Setup of ember:
// router_extended
module router_extended #(
  parameter B2_LAT_BIN  = 1, B2_LAT_DEC  = 8, B2_LAT_DUO  = 6,
  parameter B10_LAT_DEC = 1, B10_LAT_BIN = 6, B10_LAT_DUO = 6,
  parameter B12_LAT_DUO = 1, B12_LAT_BIN = 6, B12_LAT_DEC = 8
)(
  input  wire        clk,
  input  wire        rst,
  input  wire        start,
  input  wire [2:0]  cond_sel,
  input  wire [3:0]  opcode,
  input  wire [15:0] op_a,
  input  wire [15:0] op_b,
  output reg         busy,
  output reg         done,
  output reg  [31:0] result
);
  localparam [1:0] ROUTE_SENTINEL = 2'd3;
  wire [1:0] forced_target = (cond_sel <= 3'd2) ? cond_sel[1:0] : ROUTE_SENTINEL;
  wire [1:0] full_router_target =
      (opcode <= 4'd2)   ? 2'd0 :
      (opcode <= 4'd5) ? 2'd1 :
                                  2'd2;
  localparam [1:0] DUO_FALLBACK_TARGET = (B10_LAT_DUO <= B2_LAT_DUO) ? 2'd1 : 2'd0;
  wire [1:0] router_210_target =
      (opcode <= 4'd2)   ? 2'd0 :
      (opcode <= 4'd5) ? 2'd1 :
                                  DUO_FALLBACK_TARGET;
  wire [1:0] routed_target =
  ...
For scale: roughly 3,200 cells after synthesis, about 76 I/O pins.
Settings: LEC_CHECK=0, ABC_AREA=1, CAP_MARGIN=20, CORE_MARGIN=2, CORE_UTILIZATION=49, CTS_CLUSTER_DIAMETER=381, CTS_CLUSTER_SIZE=98, MAX_ROUTING_LAYER=met4, PLACE_DENSITY=0.75, SETUP_SLACK_MARGIN=-0.91, SLEW_MARGIN=10; clock period 10.0 ns.
run.sh (not shown) runs the stock make flow with config.mk's settings and CLKGATE_MAP_FILE=.
[inputs] nickel vs ember
- CORE_ASPECT_RATIO: unset -> 0.5
- CORE_UTILIZATION: 49 -> 46
- TNS_END_PERCENT: unset -> 20
- SETUP_SLACK_MARGIN: -0.91 -> 0.06
- CORE_MARGIN: 2 -> 7
- PLACE_DENSITY: 0.75 -> 0.79
==> comparison <==
- Non-clock buffer count was lower in ember than in nickel.
- Lower detail-routed net length per standard cell goes to ember over nickel.
- nickel vs ember: part of the total power dissipated in the clock network down
Here is what was changed in the inputs of cedar compared with nickel.
- MAX_ROUTING_LAYER changed from met4 to met5
- TNS_END_PERCENT changed from 20 to 15
- CTS_CLUSTER_SIZE removed (was 98)
- CTS_CLUSTER_DIAMETER removed (was 381)
- CORE_ASPECT_RATIO changed from 0.5 to 1.68
- CORE_UTILIZATION changed from 46 to 70
- CORE_MARGIN changed from 7 to 5
- PLACE_DENSITY changed from 0.79 to 0.62
- GPL_ROUTABILITY_DRIVEN newly set to 1
- CELL_PAD_IN_SITES_DETAIL_PLACEMENT newly set to 2
- ABC_AREA removed (was 1)
- SETUP_SLACK_MARGIN changed from 0.06 to 1.3
- GPL_TIMING_DRIVEN newly set to 0
- HOLD_SLACK_MARGIN newly set to -0.08
==> results <==
Compared with nickel, cedar shows a higher vertical die size.
Looking at starting density of the core, cedar sits 24 points above nickel.
cedar: aborted in 3_5_place_dp (tool error)
cedar against nickel: area of the chip moved down; number of cells in Yosys stat moved down; cell area after synthesis moved down; net count after synthesis moved down.

---

Starting RTL as in the previous note.
clock: 8.35 ns
lec_check: 0
cap_margin: 20
core_margin: 2
core_utilization: 72
cts_cluster_diameter: 283
cts_cluster_size: 96
place_density: 0.42
setup_slack_margin: 2.49
slew_margin: 20
tns_end_percent: 10
Rerun with:
- CORE_UTILIZATION: 72 -> 34
- CTS_CLUSTER_DIAMETER: 283 -> not set
- CTS_CLUSTER_SIZE: 96 -> not set
- PLACE_DENSITY: 0.42 -> not set
- SETUP_SLACK_MARGIN: 2.49 -> not set
- TNS_END_PERCENT: 10 -> not set
- clock period: 8.35 -> 8.87 ns (I/O delays scaled with it)
Die area rose by 110%.
Design area fell by 2.1%.
Count of clock-buffer cells in the layout came out higher by 1.
Combinational power drops by 25%.
Via count drops by 9.7%.
Synthesized cell count stays the same.
Rerun with:
- CORE_UTILIZATION: 34 -> 70
- CTS_CLUSTER_SIZE: not set -> 35
- SETUP_SLACK_MARGIN: not set -> 1.48
- clock period: 8.87 -> 4.95 ns (I/O delays scaled with it)
The new run aborted during global routing (5_1_grt) (GRT-0232).
Synthesized cell count is unchanged.
Area after synthesis does not change.
Die area went down by well over a third.
Rerun with:
- CORE_UTILIZATION: 70 -> 40
- CTS_CLUSTER_SIZE: 35 -> not set
- SETUP_SLACK_MARGIN: 1.48 -> not set
- clock period: 4.95 -> 10.0 ns (I/O delays scaled with it)
=>
- The changed run finished with timing, DRC and antenna clean
- synthesized cell count is unchanged
- die area came out higher by 73%
- area after synthesis is unchanged
Rerun with:
- CORE_ASPECT_RATIO: not set -> 1.68
- CORE_UTILIZATION: 40 -> 70
- GPL_ROUTABILITY_DRIVEN: not set -> 0
- HOLD_SLACK_MARGIN: not set -> 0.2
- MAX_ROUTING_LAYER: not set -> met4
- PLACE_DENSITY: not set -> 0.37
- SLEW_MARGIN: 20 -> 10
Effect: Die size went down by well over a third. Via count climbs by a few percent. Synthesized cell count is unchanged. Worst setup slack gets worse by 0.027 ns. Combinational power went down by a few percent.
Power is estimated from default activity; no workload was simulated.
